== ember ==
## top
module top#(       
    parameter FIFO_DEPTH = 16,
    parameter DATA_WIDTH = 32,
    parameter START_NUMBER = 0    
)(
    input  logic        GCLK,
    input  logic        OTG_RESETN,
    input  logic [DATA_WIDTH-1:0] wdatax,
    input  logic [DATA_WIDTH-1:0] wdatay,
    input  logic        validx,
    input  logic        validy,
    input  logic [DATA_WIDTH-1:0] kx_u,
    input  logic [DATA_WIDTH-1:0] bx_u,
    input  logic [DATA_WIDTH-1:0] kx_c,
    input  logic [DATA_WIDTH-1:0] bx_c,
    input  logic [DATA_WIDTH-1:0] ky_u,
    input  logic [DATA_WIDTH-1:0] by_u,
    input  logic [DATA_WIDTH-1:0] ky_c,
    input  logic [DATA_WIDTH-1:0] by_c,
    output logic        sel_1_0,
    output logic        sel_1_1,
    output logic        sel_2_0,
    output logic        sel_2_1,
    output logic        AS2_r,
    output  logic       wready,
    output logic        JB1,
    output logic        JB2,
    output logic        JB3,
    output logic        JB4,
    output logic        JB7,
    output logic        JB8,
    output logic        JB9,
    output logic        JB10,
    output logic        JA1,
    output logic        JA2,
    output logic        JA3,
    output logic        JA4,
    output logic        JA7,
    output logic        JA8,
    output logic        JA9,
    output logic        JA10,
    output logic        JC1_N,
    output logic        JC1_P,
        input logic        JC2_N,
    output logic        JC2_P,
    output logic        JC3_P
);
Size: roughly 10,000 cells after synthesis, roughly 350 I/O pins, ~100,000 µm² of cells after synthesis.
Settings: LEC_CHECK=0, CAP_MARGIN=20, CORE_MARGIN=2, CORE_UTILIZATION=40, PLACE_DENSITY=0.6, SLEW_MARGIN=20; clock period 9.53 ns.
run.sh (not shown) runs the stock make flow with config.mk's settings and CLKGATE_MAP_FILE=.
Both conditions hold for ember: the flow ran to the end and the final layout passed the timing, DRC and antenna checks.
diff inputs: ember => sierra
# ember
export LEC_CHECK = 0
export CAP_MARGIN = 20
export CORE_MARGIN = 2
export CORE_UTILIZATION = 40
export PLACE_DENSITY = 0.6
export SLEW_MARGIN = 20
create_clock -name core_clock -period 9.53 [get_ports {GCLK}]
# sierra
export LEC_CHECK = 0
export CAP_MARGIN = 20
export CORE_MARGIN = 2
export CORE_UTILIZATION = 40
export PLACE_DENSITY = 0.6
export SLEW_MARGIN = 20
create_clock -name core_clock -period 12.8 [get_ports {GCLK}]
==> results <==
- ember consumes more power than sierra.
- The part of the total power dissipated in combinational logic of sierra is higher than that of ember.
- Compared with ember, sierra shows portion of total power attributed to the clock network lower by 0.2 points.
- sierra vs ember: instance count after placement with tap cells included down in sierra
- Between ember and sierra, the fraction of area in registers figures differ only marginally.
- Changes observed in sierra relative to ember: length of routed met3 wiring shows a reduction of 1700 µm; design area went down by 0.35%; overall track demand over capacity in global routing down 0.18 points.
- Worst setup margin: sierra vs ember up 2.45 ns
- Re count of pins on the block boundary: no difference whatsoever between ember and sierra.
Input changes introduced in lagoon (baseline for comparison: sierra):
# sierra
export LEC_CHECK = 0
export CAP_MARGIN = 20
export CORE_MARGIN = 2
export CORE_UTILIZATION = 40
export PLACE_DENSITY = 0.6
export SLEW_MARGIN = 20
create_clock -name core_clock -period 12.8 [get_ports {GCLK}]
# lagoon
export LEC_CHECK = 0
export CAP_MARGIN = 20
export CORE_MARGIN = 2
export CORE_UTILIZATION = 72
export PLACE_DENSITY = 0.71
export SLEW_MARGIN = 20
create_clock -name core_clock -period 7.68 [get_ports {GCLK}]
Results
Complete run, failing final checks: lagoon, reason setup timing.
lagoon consumes more power than sierra does.
Compared to sierra, the routing of lagoon uses more wire.
On relative contribution of sequential cells to total power, lagoon tracks sierra almost exactly.
Against sierra as the reference, lagoon delivers a higher total length of routed met3 wires.
On worst slack at placement, lagoon does worse than sierra.
Taking sierra as the reference, in lagoon highest achievable clock rate now larger, post-layout minimum cycle time decreased 1.89 ns, synthesized area roughly the same, cell area went up, fraction of area in registers went down 0.30 points.
Compared with sierra, lagoon shows sequential power higher by 67%.
> inputs changed (lagoon -> harbor)
# lagoon
export LEC_CHECK = 0
export CAP_MARGIN = 20
export CORE_MARGIN = 2
export CORE_UTILIZATION = 72
export PLACE_DENSITY = 0.71
export SLEW_MARGIN = 20
create_clock -name core_clock -period 7.68 [get_ports {GCLK}]
# harbor
export LEC_CHECK = 0
export CAP_MARGIN = 20
export CORE_MARGIN = 2
export CORE_UTILIZATION = 72
export CTS_CLUSTER_DIAMETER = 31
export PLACE_DENSITY_LB_ADDON = 0.28
export SETUP_SLACK_MARGIN = 1.37
export SLEW_MARGIN = 20
create_clock -name core_clock -period 5.29 [get_ports {GCLK}]
[summary]
The flow for harbor finished, though final verification flagged setup timing.
harbor vs lagoon: length of routed met2 wiring up by more than 10%
harbor vs. lagoon: total wire length went up by about 26%.
Sort harbor and lagoon by cell count asc -> top: lagoon
Going from lagoon to harbor, combinational group share of total power went down 0.4 points; via count went up about 14%.
Compared with lagoon, in harbor setup slack decreased by 3.14 ns relative to the old numbers, sequential share of layout area decreased by 1.9 points relative to the old numbers, count of multi-input combinational gates closely matched the old numbers.
Between harbor and lagoon, the clock latency reported for the late side of the worst-skew pair is higher for harbor.
harbor: total setup violations reported at the end of the flow is 76 higher than what lagoon reported.

* * *

== build 13 ==
top again, from the RTL that the note above started with.
export LEC_CHECK = 0
export CAP_MARGIN = 35
export CELL_PAD_IN_SITES_DETAIL_PLACEMENT = 0
export CELL_PAD_IN_SITES_GLOBAL_PLACEMENT = 2
export CORE_ASPECT_RATIO = 1.51
export CORE_MARGIN = 6
export CORE_UTILIZATION = 67
export CTS_CLUSTER_DIAMETER = 242
export CTS_CLUSTER_SIZE = 86
export GPL_ROUTABILITY_DRIVEN = 1
export GPL_TIMING_DRIVEN = 0
export MIN_ROUTING_LAYER = met1
export PLACE_DENSITY_LB_ADDON = 0.29
export SETUP_SLACK_MARGIN = 1.69
export SLEW_MARGIN = 35
create_clock -name core_clock -period 16.0 [get_ports {GCLK}]
Build 13 is listed as incomplete: the tool reported an error in 3_1_place_gp_skip_io and the run ended there.
For build 11, these inputs were changed with respect to build 13:
- CORE_ASPECT_RATIO no longer set, was 1.51
- MIN_ROUTING_LAYER no longer set, was met1
- CTS_CLUSTER_DIAMETER no longer set, was 242
- CORE_UTILIZATION now 40, was 67
- CELL_PAD_IN_SITES_DETAIL_PLACEMENT no longer set, was 0
- CELL_PAD_IN_SITES_GLOBAL_PLACEMENT no longer set, was 2
- GPL_ROUTABILITY_DRIVEN no longer set, was 1
- CTS_CLUSTER_SIZE no longer set, was 86
- PLACE_DENSITY_LB_ADDON no longer set, was 0.29
- SETUP_SLACK_MARGIN now 2.58, was 1.69
- CAP_MARGIN now 20, was 35
- SLEW_MARGIN now 20, was 35
- PLACE_DENSITY now 0.6, previously not set
- GPL_TIMING_DRIVEN no longer set, was 0
- CORE_MARGIN now 2, was 6
- the clock period (ns, I/O delays scaled along) now 9.53, was 16.0
==> results <==
Every stage of the flow completed for build 11, and the final layout passed the timing, DRC and antenna checks.
Diff build 13 -> build 11: area after synthesis barely changed, effective utilization at floorplan dropped 27 points, synthesized cell count barely changed.
Between build 13 and build 11, height of the die increased.
What build 11 reported for total die area has to be multiplied by 0.62 to get the figure for build 13.
Inputs modified between build 11 and build 44:
- putting ABC_AREA at 1 where nothing was set
- clearing PLACE_DENSITY, which used to be 0.6
- putting PLACE_DENSITY_LB_ADDON at 0.28 where nothing was set
- swapping 2.58 for 1.37 in SETUP_SLACK_MARGIN
- swapping 40 for 72 in CORE_UTILIZATION
- swapping 9.53 for 5.29 in the clock period (ns, I/O delays scaled along)
Findings:
- Summary of build 44 and build 11: one run falls short of a clean finish, namely build 44.
- FAIL build 44 @ 5_1_grt: tool exited with error
- Compared with build 11, in build 44 core area lower, xor and xnor fraction of the mapped netlist area lower, synthesized cell count higher.
Setup changes, build 44 to build 79
- clearing ABC_AREA, which used to be 1
- swapping 1.37 for 1.51 in SETUP_SLACK_MARGIN
- swapping 0.28 for 0.24 in PLACE_DENSITY_LB_ADDON
- putting CTS_CLUSTER_SIZE at 40 where nothing was set
- putting CTS_CLUSTER_DIAMETER at 44 where nothing was set
Results
No crash in build 79: every stage finished, but the layout fails its final checks due to negative setup slack.
Build 44 → build 79: mean post-synth cell area climbed 19%, synthesized cell count now smaller, placed instance area has decreased.

* * *

Starting RTL as in the previous note.
Settings: LEC_CHECK=0, CAP_MARGIN=25, CELL_PAD_IN_SITES_DETAIL_PLACEMENT=1, CELL_PAD_IN_SITES_GLOBAL_PLACEMENT=1, CORE_ASPECT_RATIO=0.74, CORE_MARGIN=6, CORE_UTILIZATION=40, CTS_CLUSTER_SIZE=25, GPL_TIMING_DRIVEN=1, MAX_ROUTING_LAYER=met4, MIN_ROUTING_LAYER=met2, PLACE_DENSITY_LB_ADDON=0.04, SLEW_MARGIN=5, TNS_END_PERCENT=65; clock period 17.0 ns.
The first run passed the timing, DRC and antenna checks.
==> next run, changes <==
==> flow/config.mk (replaced) <==
export PLATFORM = sky130hd
export DESIGN_NAME = top
export DESIGN_NICKNAME = top
export VERILOG_FILES = /design/flow/design.v
export SDC_FILE = /design/flow/constraint.sdc
export NUM_CORES = 4
export LEC_CHECK = 0
export CAP_MARGIN = 5
export CORE_MARGIN = 2
export CORE_UTILIZATION = 72
export SLEW_MARGIN = 20
==> flow/constraint.sdc (replaced) <==
create_clock -name core_clock -period 7.53 [get_ports {GCLK}]
set_input_delay 1.5060 -clock core_clock [delete_from_list [all_inputs] [get_ports {GCLK}]]
set_output_delay 1.5060 -clock core_clock [all_outputs]
set_load 0.01 [all_outputs]
The changed run completed and failed the layout checks on setup timing.
Utilization climbs by 37 points.
Total power climbs by well over a third.
Synthesized area does not change.
Routed wire length drops by about a fifth.
Die area drops by well over a third.
Global-route usage climbs by 0.14 points.
Via count drops by about a fifth.
Combinational power climbs by well over a third.
==> next run, changes <==
--- a/flow/config.mk
+++ b/flow/config.mk
@@ -7,5 +7,6 @@
 export LEC_CHECK = 0
-export CAP_MARGIN = 5
+export CAP_MARGIN = 20
 export CORE_MARGIN = 2
-export CORE_UTILIZATION = 72
+export CORE_UTILIZATION = 60
+export PLACE_DENSITY = 0.6
 export SLEW_MARGIN = 20
==> flow/constraint.sdc (replaced) <==
create_clock -name core_clock -period 4.98 [get_ports {GCLK}]
set_input_delay 0.9960 -clock core_clock [delete_from_list [all_inputs] [get_ports {GCLK}]]
set_output_delay 0.9960 -clock core_clock [all_outputs]
set_load 0.01 [all_outputs]
Result:
- The new run completed and failed the layout checks on setup timing
- total power is higher by 61%
- synthesized cell count does not change
- clock power is higher by 70%
- count of clock-buffer cells in the layout is higher by 4
==> next run, changes <==
--- a/flow/config.mk
+++ b/flow/config.mk
@@ -9,3 +9,3 @@
 export CORE_MARGIN = 2
-export CORE_UTILIZATION = 60
+export CORE_UTILIZATION = 40
 export PLACE_DENSITY = 0.6
==> flow/constraint.sdc (replaced) <==
create_clock -name core_clock -period 10.0 [get_ports {GCLK}]
set_input_delay 2.0000 -clock core_clock [delete_from_list [all_inputs] [get_ports {GCLK}]]
set_output_delay 2.0000 -clock core_clock [all_outputs]
set_load 0.01 [all_outputs]
With this change the flow passed the timing, DRC and antenna checks.
Routed wire length shrinks by 5.4%.
First-iteration DRC count shrinks by 16%.
Global-route usage shrinks by 12 points.
Hold slack improved by 0.24 ns.

* * *

## run 1
top again, from the RTL that the note above started with.
## top
module top#(       
    parameter FIFO_DEPTH = 16,
    parameter DATA_WIDTH = 32,
    parameter START_NUMBER = 0    
)(
    input  logic        GCLK,
    input  logic        OTG_RESETN,
    input  logic [DATA_WIDTH-1:0] wdatax,
    input  logic [DATA_WIDTH-1:0] wdatay,
    input  logic        validx,
    input  logic        validy,
    input  logic [DATA_WIDTH-1:0] kx_u,
    input  logic [DATA_WIDTH-1:0] bx_u,
    input  logic [DATA_WIDTH-1:0] kx_c,
    input  logic [DATA_WIDTH-1:0] bx_c,
    input  logic [DATA_WIDTH-1:0] ky_u,
    input  logic [DATA_WIDTH-1:0] by_u,
    input  logic [DATA_WIDTH-1:0] ky_c,
    input  logic [DATA_WIDTH-1:0] by_c,
    output logic        sel_1_0,
    output logic        sel_1_1,
    output logic        sel_2_0,
    output logic        sel_2_1,
    output logic        AS2_r,
    output  logic       wready,
    output logic        JB1,
    output logic        JB2,
    output logic        JB3,
    output logic        JB4,
    output logic        JB7,
    output logic        JB8,
    output logic        JB9,
    output logic        JB10,
    output logic        JA1,
    output logic        JA2,
    output logic        JA3,
    output logic        JA4,
    output logic        JA7,
    output logic        JA8,
    output logic        JA9,
    output logic        JA10,
    output logic        JC1_N,
    output logic        JC1_P,
        input logic        JC2_N,
    output logic        JC2_P,
    output logic        JC3_P
);
Settings: LEC_CHECK=0, CAP_MARGIN=5, CORE_MARGIN=2, CORE_UTILIZATION=70, CTS_CLUSTER_SIZE=36, SETUP_SLACK_MARGIN=1.55, SLEW_MARGIN=20; clock period 6.79 ns.
Run 1 finished every stage; the final checks, however, were not passed, the failures being setup timing.
For run 2, these inputs were changed with respect to run 1:
--- a/flow/config.mk
+++ b/flow/config.mk
@@ -6,8 +6,7 @@
 export NUM_CORES = 4
 export LEC_CHECK = 0
-export CAP_MARGIN = 5
+export CAP_MARGIN = 20
 export CORE_MARGIN = 2
-export CORE_UTILIZATION = 70
-export CTS_CLUSTER_SIZE = 36
-export SETUP_SLACK_MARGIN = 1.55
+export CORE_UTILIZATION = 44
+export PLACE_DENSITY = 0.6
 export SLEW_MARGIN = 20
==> flow/constraint.sdc <==
create_clock -name core_clock -period 5.32 [get_ports {GCLK}]
set_input_delay 1.0640 -clock core_clock [delete_from_list [all_inputs] [get_ports {GCLK}]]
set_output_delay 1.0640 -clock core_clock [all_outputs]
set_load 0.01 [all_outputs]
- FAIL for each of run 2 and run 1
- To summarise run 1: no stage aborted, but the layout did not pass its checks, failing on setup timing.
- [run 2] flow finished | final checks: failed | reasons: setup timing
- Looking at average vias per placed instance, run 2 sits about 13% below run 1.
- Between run 1 and run 2, the total length of routed wires figures differ only marginally.
- | routed length on met2 | run 2 vs run 1 | 4.5% higher |
- Relative to run 1, run 2 degrades hold slack.
## Diff of input files: run 3 against run 2
--- a/flow/config.mk
+++ b/flow/config.mk
@@ -6,7 +6,9 @@
 export NUM_CORES = 4
 export LEC_CHECK = 0
+export ABC_AREA = 1
 export CAP_MARGIN = 20
 export CORE_MARGIN = 2
-export CORE_UTILIZATION = 44
-export PLACE_DENSITY = 0.6
+export CORE_UTILIZATION = 72
+export PLACE_DENSITY_LB_ADDON = 0.28
+export SETUP_SLACK_MARGIN = -0.31
 export SLEW_MARGIN = 20
==> flow/constraint.sdc <==
create_clock -name core_clock -period 5.29 [get_ports {GCLK}]
set_input_delay 1.0580 -clock core_clock [delete_from_list [all_inputs] [get_ports {GCLK}]]
set_output_delay 1.0580 -clock core_clock [all_outputs]
set_load 0.01 [all_outputs]
The flow ended early for run 3: it failed with a tool error in 5_1_grt. Run 3 gives more cell count in the Yosys report than run 2 did. Diff run 2..run 3 | post-synthesis async set-or-reset flop share | unchanged. Taking run 3 over run 2, the number of library cell types mapped by synthesis ratio works out to 0.70. Area inside the core boundary: run 3 vs run 2 down 84,000 um^2. The die used by run 3 is smaller than the one used by run 2. Cmp run 3 vs run 2: total placed instance area higher in run 3. Between run 3 and run 2, it is run 3 whose synthesized cell count is higher, by 25%. Taking run 2 over run 3, the vertical extent of the die ratio works out to 1.2. Against run 2, run 3 comes in 1.5 points lower on fraction of the yosys area taken by sequential cells. Per the comparison of run 3 with run 2, synthesized chip area reported by yosys went up, netlist area before placement went up.
Input changes introduced in run 4 (baseline for comparison: run 3):
--- a/flow/config.mk
+++ b/flow/config.mk
@@ -6,9 +6,8 @@
 export NUM_CORES = 4
 export LEC_CHECK = 0
-export ABC_AREA = 1
-export CAP_MARGIN = 20
+export CAP_MARGIN = 5
 export CORE_MARGIN = 2
 export CORE_UTILIZATION = 72
-export PLACE_DENSITY_LB_ADDON = 0.28
-export SETUP_SLACK_MARGIN = -0.31
+export CTS_CLUSTER_DIAMETER = 135
+export SETUP_SLACK_MARGIN = 1.53
 export SLEW_MARGIN = 20
Findings:
Changes observed in run 4 relative to run 3: mapped cell area shows a reduction of about 5%, unique cell type count in the Yosys netlist up 28, post-place instance area went down by about 5.5%, net count of the mapped netlist shrank by 2,618. Run 4 finished all stages; however, its layout fails the closing checks, the failures being setup timing.
### run 4 -> run 5
--- a/flow/config.mk
+++ b/flow/config.mk
@@ -6,8 +6,9 @@
 export NUM_CORES = 4
 export LEC_CHECK = 0
-export CAP_MARGIN = 5
+export CAP_MARGIN = 20
 export CORE_MARGIN = 2
 export CORE_UTILIZATION = 72
-export CTS_CLUSTER_DIAMETER = 135
-export SETUP_SLACK_MARGIN = 1.53
+export CTS_CLUSTER_SIZE = 14
+export PLACE_DENSITY_LB_ADDON = 0.28
+export SETUP_SLACK_MARGIN = -0.4
 export SLEW_MARGIN = 20
Run 5 had finished all stages when the layout checks came back failing, citing setup timing. Summary: with run 4 as the reference, power consumption in run 5 moved up by a few percent. Looking at global-route wire length before repair, run 5 sits about 0.46% above run 4. Run 4 → run 5: layout overhead on the synthesized area saw a decrease; design area saw a decrease; worst-case setup slack after placement saw a decrease; net count of the finished layout saw a decrease; total routing resource utilization after global routing saw an increase. Run 5 ended up with mult_code.multiplication_reg[60]$_SDFFE_PN0P_ as its last element of the critical path; run 4 ended up with mult_code.multiplication_reg[58]$_SDFFE_PN0P_. Between run 5 and run 4, it is run 5 whose met3 capacity usage during global routing is higher, by 1.4 points. Any difference in multi-input logic cell count between run 4 and run 5 is small enough to ignore. Measured against run 4, the number of buffers other than clock buffers in the final layout of run 5 comes out at 0.895 times the reference value. For the reg2reg setup slack, run 5 came in 0.33 ns lower than run 4 did.
Power figures rest on the tool's default switching activity, not on a simulated workload.
